==> run H: inputs <==
==> flow/design.v <==
module subtractor_16bits(
    input [15:0] a,
    input [15:0] b,
    input bin,
    output [15:0] diff,
    output bout
);
    assign {bout, diff} = a - b - bin;
endmodule
module adder_16bits(
    input [15:0] a,
    input [15:0] b,
    input cin,
    output [15:0] sum,
    output cout
);
    assign {cout, sum} = a + b + cin;
endmodule
module multiplier_16bits(
    input [15:0] a,
    input [15:0] b,
    output [31:0] product
);
    assign product = a * b;
endmodule
module divider_16bits(
    input [15:0] dividend,
    input [15:0] divisor,
    output [15:0] quotient,
    output [15:0] remainder
);
    assign quotient = dividend / divisor;
    assign remainder = dividend % divisor;
endmodule
module dff_16bit (
    input      [15:0] d,
    input             clk,
    input             rstn,
    input             en,
    output reg [15:0] q
);
    always @(posedge clk) begin
        if (!rstn)
            q <= 16'b0;
        else if (en)
            q <= d;
    end
endmodule
module unified_computing_system (
    input      [15:0] d_a,           
    input      [15:0] d_b,           
    input      [1:0]  op_code,       
    input             clk,
    input             rstn,
    input             en_a,           
    input             en_b,           
    input             en_result,      
    input             cin,            
    input             bin,            
    output reg [31:0] result,         
    output reg [15:0] remainder,      
    output reg        cout,           
    output reg        bout,           
    output reg        overflow_flag,  
    output reg        error_flag      
);
    wire [15:0] q_a;            
    wire [15:0] q_b;            
    wire [15:0] sum_result;
    wire        sum_cout;
    wire [15:0] diff_result;
    wire        diff_bout;
    wire [31:0] product_result;
    wire [15:0] quotient_result;
    wire [15:0] remainder_result;
    reg [31:0] temp_result;
    reg [15:0] temp_remainder;
    reg        temp_cout;
    reg        temp_bout;
    reg        temp_overflow;
    reg        temp_error;
    dff_16bit register_a_inst (
        .d   (d_a),
        .clk (clk),
        .rstn(rstn),
        .en  (en_a),
        .q   (q_a)
    );
    dff_16bit register_b_inst (
        .d   (d_b),
        .clk (clk),
        .rstn(rstn),
        .en  (en_b),
        .q   (q_b)
    );
    adder_16bits adder_inst (
        .a   (q_a),
        .b   (q_b),
        .cin (cin),
        .sum (sum_result),
        .cout(sum_cout)
    );
    subtractor_16bits subtractor_inst (
        .a    (q_a),
        .b    (q_b),
        .bin  (bin),
        .diff (diff_result),
        .bout (diff_bout)
    );
    multiplier_16bits multiplier_inst (
        .a      (q_a),
        .b      (q_b),
        .product(product_result)
    );
    divider_16bits divider_inst (
        .dividend (q_a),
        .divisor  (q_b),
        .quotient (quotient_result),
        .remainder(remainder_result)
    );
    always @(*) begin
        temp_result = 32'b0;
        temp_remainder = 16'b0;
        temp_cout = 1'b0;
        temp_bout = 1'b0;
        temp_overflow = 1'b0;
        temp_error = 1'b0;
        case(op_code)
            2'b00: begin  
                temp_result = {16'b0, sum_result};
                temp_cout = sum_cout;
                if ((q_a[15] == q_b[15]) && (sum_result[15] != q_a[15])) begin
                    temp_overflow = 1'b1;
                end
            end
            2'b01: begin  
                temp_result = {16'b0, diff_result};
                temp_bout = diff_bout;
                if ((q_a[15] != q_b[15]) && (diff_result[15] != q_a[15])) begin
                    temp_overflow = 1'b1;
                end
            end
            2'b10: begin  
                temp_result = product_result;
                if (product_result[31:16] != 16'b0 && 
                    product_result[31:16] != 16'hFFFF) begin
                    temp_overflow = 1'b1;
                end
            end
            2'b11: begin  
                if (q_b == 16'b0) begin  
                    temp_result = 32'b0;
                    temp_error = 1'b1;
                end else begin
                    temp_result = {16'b0, quotient_result};  
                    temp_remainder = remainder_result;
                end
            end
            default: begin
            end
        endcase
    end
    always @(posedge clk) begin
        if (!rstn) begin
            result <= 32'b0;
            remainder <= 16'b0;
            cout <= 1'b0;
            bout <= 1'b0;
            overflow_flag <= 1'b0;
            error_flag <= 1'b0;
        end
        else if (en_result) begin
            result <= temp_result;
            remainder <= temp_remainder;
            cout <= temp_cout;
            bout <= temp_bout;
            overflow_flag <= temp_overflow;
            error_flag <= temp_error;
        end
    end
endmodule
==> flow/run.sh <==
#!/bin/bash
# the make line also repeats each setting of config.mk as NAME=value (left out here)
make -C /OpenROAD-flow-scripts/flow DESIGN_CONFIG=/design/flow/config.mk WORK_HOME=/design/flow/orfs CLKGATE_MAP_FILE= finish
==> flow/config.mk <==
export PLATFORM = sky130hd
export DESIGN_NAME = unified_computing_system
export DESIGN_NICKNAME = unified_computing_system
export VERILOG_FILES = /design/flow/design.v
export SDC_FILE = /design/flow/constraint.sdc
export NUM_CORES = 4
export LEC_CHECK = 0
export ABC_AREA = 1
export CAP_MARGIN = 20
export CORE_ASPECT_RATIO = 0.5
export CORE_MARGIN = 2
export CORE_UTILIZATION = 72
export CTS_CLUSTER_DIAMETER = 375
export CTS_CLUSTER_SIZE = 10
export HOLD_SLACK_MARGIN = 0.3
export SETUP_SLACK_MARGIN = 3.17
export SLEW_MARGIN = 20
export TNS_END_PERCENT = 10
==> flow/constraint.sdc <==
create_clock -name core_clock -period 10.7 [get_ports {clk}]
set_input_delay 2.1400 -clock core_clock [delete_from_list [all_inputs] [get_ports {clk}]]
set_output_delay 2.1400 -clock core_clock [all_outputs]
set_load 0.01 [all_outputs]
==> run B: changes against run H <==
CORE_ASPECT_RATIO = not set   (was 0.5)
CORE_UTILIZATION = 59   (was 72)
CTS_CLUSTER_DIAMETER = 370   (was 375)
CTS_CLUSTER_SIZE = 99   (was 10)
HOLD_SLACK_MARGIN = not set   (was 0.3)
PLACE_DENSITY = 0.37   (was not set)
SETUP_SLACK_MARGIN = not set   (was 3.17)
TNS_END_PERCENT = not set   (was 10)
==> flow/constraint.sdc (replaced) <==
create_clock -name core_clock -period 12.7 [get_ports {clk}]
set_input_delay 2.5400 -clock core_clock [delete_from_list [all_inputs] [get_ports {clk}]]
set_output_delay 2.5400 -clock core_clock [all_outputs]
set_load 0.01 [all_outputs]
==> results.yml <==
# generated from flow reports
placed_design:
  post-place-ws_ps: -11290
  gp_congestion: 0.989
  placed_cells: 4073
  placed_area_um2: 26900
floorplanning:
  initial_core_util_pct: 60.0
  coreArea_um2: 35600
  die_h_um: 194
  tap_cells: 461
  die_x_um: 194
  ioPinCount: 93
  rows: 69
status:
  outcome: "complete, but fails checks"
  violations: "setup timing"
timing:
  setup_slack_ps: -12590
  setup_viol: 23
-- figures above: run B

==> results.yml <==
# implementation run metrics
status:
  stop_stage: "clock tree synthesis"
  outcome: "aborted with a tool error"
  run.stop_error: "[ERROR DPL-0033] detailed placement checks failed during check placement."
floorplanning:
  initial_core_util_pct: 73.5
  die_h_um: 126
  die_x_um: 248
  rows: 44
  ioPinCount: 93
  coreArea_um2: 29100
placed_design:
  placed_area_um2: 26600
  placed_cells: 3993
  post-place-ws_ps: -13460
  gp_congestion: 1.07
yosys:
  top_cells_by_area: "fa_1, ha_1, nand2_1"
-- figures above: run H


---

==> inputs of 02-15 <==
Starts from the design.v that is shown in full above.
clock: 25.3 ns
lec_check: 0
cap_margin: 20
core_margin: 2
core_utilization: 71
cts_cluster_size: 81
place_density_lb_addon: 0.07
slew_margin: 20
tns_end_percent: 5
run.sh (not shown) runs the stock make flow with config.mk's settings and CLKGATE_MAP_FILE=.
==> 02-11 (differences from 02-15) <==
- CELL_PAD_IN_SITES_GLOBAL_PLACEMENT: unset -> 2
- CORE_UTILIZATION: 71 -> 25
- CTS_CLUSTER_SIZE: 81 -> unset
- GPL_ROUTABILITY_DRIVEN: unset -> 0
- PLACE_DENSITY: unset -> 0.81
- PLACE_DENSITY_LB_ADDON: 0.07 -> unset
- TNS_END_PERCENT: 5 -> unset
==> flow/constraint.sdc (replaced) <==
create_clock -name core_clock -period 45.5 [get_ports {clk}]
set_input_delay 9.1000 -clock core_clock [delete_from_list [all_inputs] [get_ports {clk}]]
set_output_delay 9.1000 -clock core_clock [all_outputs]
set_load 0.01 [all_outputs]
==> notes <==
- 02-15 ran to the end with violations: negative setup slack. 02-11 completed with no timing, DRC or antenna violations.
- Against 02-15, the worst hold slack of 02-11 is higher by 19 ps.
- Synthesized cell count is the same in 02-11 and 02-15.
- Of 02-15 and 02-11, 02-15 has the higher critical path depth (gap 5).
- In flip-flop count, 02-15 and 02-11 do not differ.

---

==> fjord <==
// unified_computing_system: RTL as listed in full above, without the edits since
clock: 20.9 ns
lec_check: 0
cap_margin: 5
cell_pad_in_sites_detail_placement: 1
cell_pad_in_sites_global_placement: 2
core_margin: 2
core_utilization: 25
gpl_routability_driven: 1
hold_slack_margin: 0.27
max_routing_layer: met5
min_routing_layer: met2
place_density: 0.81
setup_slack_margin: 4.0
slew_margin: 40
==> juniper (differences from fjord) <==
- ABC_AREA: default -> 1
- CAP_MARGIN: 5 -> 20
- CELL_PAD_IN_SITES_DETAIL_PLACEMENT: 1 -> default
- CELL_PAD_IN_SITES_GLOBAL_PLACEMENT: 2 -> default
- CORE_UTILIZATION: 25 -> 72
- CTS_CLUSTER_DIAMETER: default -> 375
- GPL_ROUTABILITY_DRIVEN: 1 -> default
- HOLD_SLACK_MARGIN: 0.27 -> default
- MAX_ROUTING_LAYER: met5 -> default
- MIN_ROUTING_LAYER: met2 -> default
- PLACE_DENSITY: 0.81 -> default
- SETUP_SLACK_MARGIN: 4.0 -> 3.17
- SLEW_MARGIN: 40 -> 20
==> flow/constraint.sdc (replaced) <==
create_clock -name core_clock -period 10.7 [get_ports {clk}]
set_input_delay 2.1400 -clock core_clock [delete_from_list [all_inputs] [get_ports {clk}]]
set_output_delay 2.1400 -clock core_clock [all_outputs]
set_load 0.01 [all_outputs]
==> sierra (differences from fjord) <==
- ABC_AREA: default -> 1
- CAP_MARGIN: 5 -> 20
- CELL_PAD_IN_SITES_DETAIL_PLACEMENT: 1 -> default
- CELL_PAD_IN_SITES_GLOBAL_PLACEMENT: 2 -> default
- CORE_UTILIZATION: 25 -> 40
- GPL_ROUTABILITY_DRIVEN: 1 -> 0
- HOLD_SLACK_MARGIN: 0.27 -> default
- MAX_ROUTING_LAYER: met5 -> default
- MIN_ROUTING_LAYER: met2 -> default
- PLACE_DENSITY: 0.81 -> default
- SETUP_SLACK_MARGIN: 4.0 -> default
- SLEW_MARGIN: 40 -> 20
==> flow/constraint.sdc (replaced) <==
create_clock -name core_clock -period 26.0 [get_ports {clk}]
set_input_delay 5.2000 -clock core_clock [delete_from_list [all_inputs] [get_ports {clk}]]
set_output_delay 5.2000 -clock core_clock [all_outputs]
set_load 0.01 [all_outputs]
==> qor summary <==
| quantity | sierra | juniper | fjord |
|---|---|---|---|
| Critical path class | flip-flop to flip-flop | - | flip-flop to flip-flop |
| Cell Type Count | 68 | 68 | 83 |
| Number of hold violations in the final report | 0 | - | 0 |
| Tap cells | 688 | - | 1,060 |
| Row cnt | 84 | 63 | 104 |
| Class of the tightest hold or removal check | flip-flop to flip-flop | - | flip-flop to flip-flop |
| Post-Place Cells | 3,854 | 3,998 | 4,135 |
| Number of clock buffer instances in the layout | 10 | - | 13 |
| Core utilization at floorplan | 40.6% | 72.6% | 25.2% |
| DR vias | 20,100 | - | 30,100 |
| Share of the synthesized area in the top cell type | 18.7% | 18.7% | 19.6% |
| Placement Setup Slack | 0.430 ns | -13.79 ns | -5.06 ns |
| Setup clock skew after layout | 0.0186 ns | - | 0.0138 ns |
| Metal-1 WL | 32,800 um | - | 0 um |
| Vias/cell | 5.11 | - | 6.97 |
| Result of the run | no timing/DRC/antenna violations | did not finish | finished with violations |
| Stage where the flow stopped | - | global routing (5_1_grt) | - |
| Reasons for failing layout checks | - | - | negative setup slack |
| Average detailed-routed wire length per instance | 17.6 um | - | 22.3 um |
| Most numerous cell in the Yosys netlist | sky130_fd_sc_hd__nand2_1 | sky130_fd_sc_hd__nand2_1 | sky130_fd_sc_hd__inv_1 |
| WHS | 0.465 ns | - | 0.469 ns |
| Worst Hold Endpoint | result[5] | - | result[1] |
| Setup bufs post-CTS | 0 | 28 | 93 |
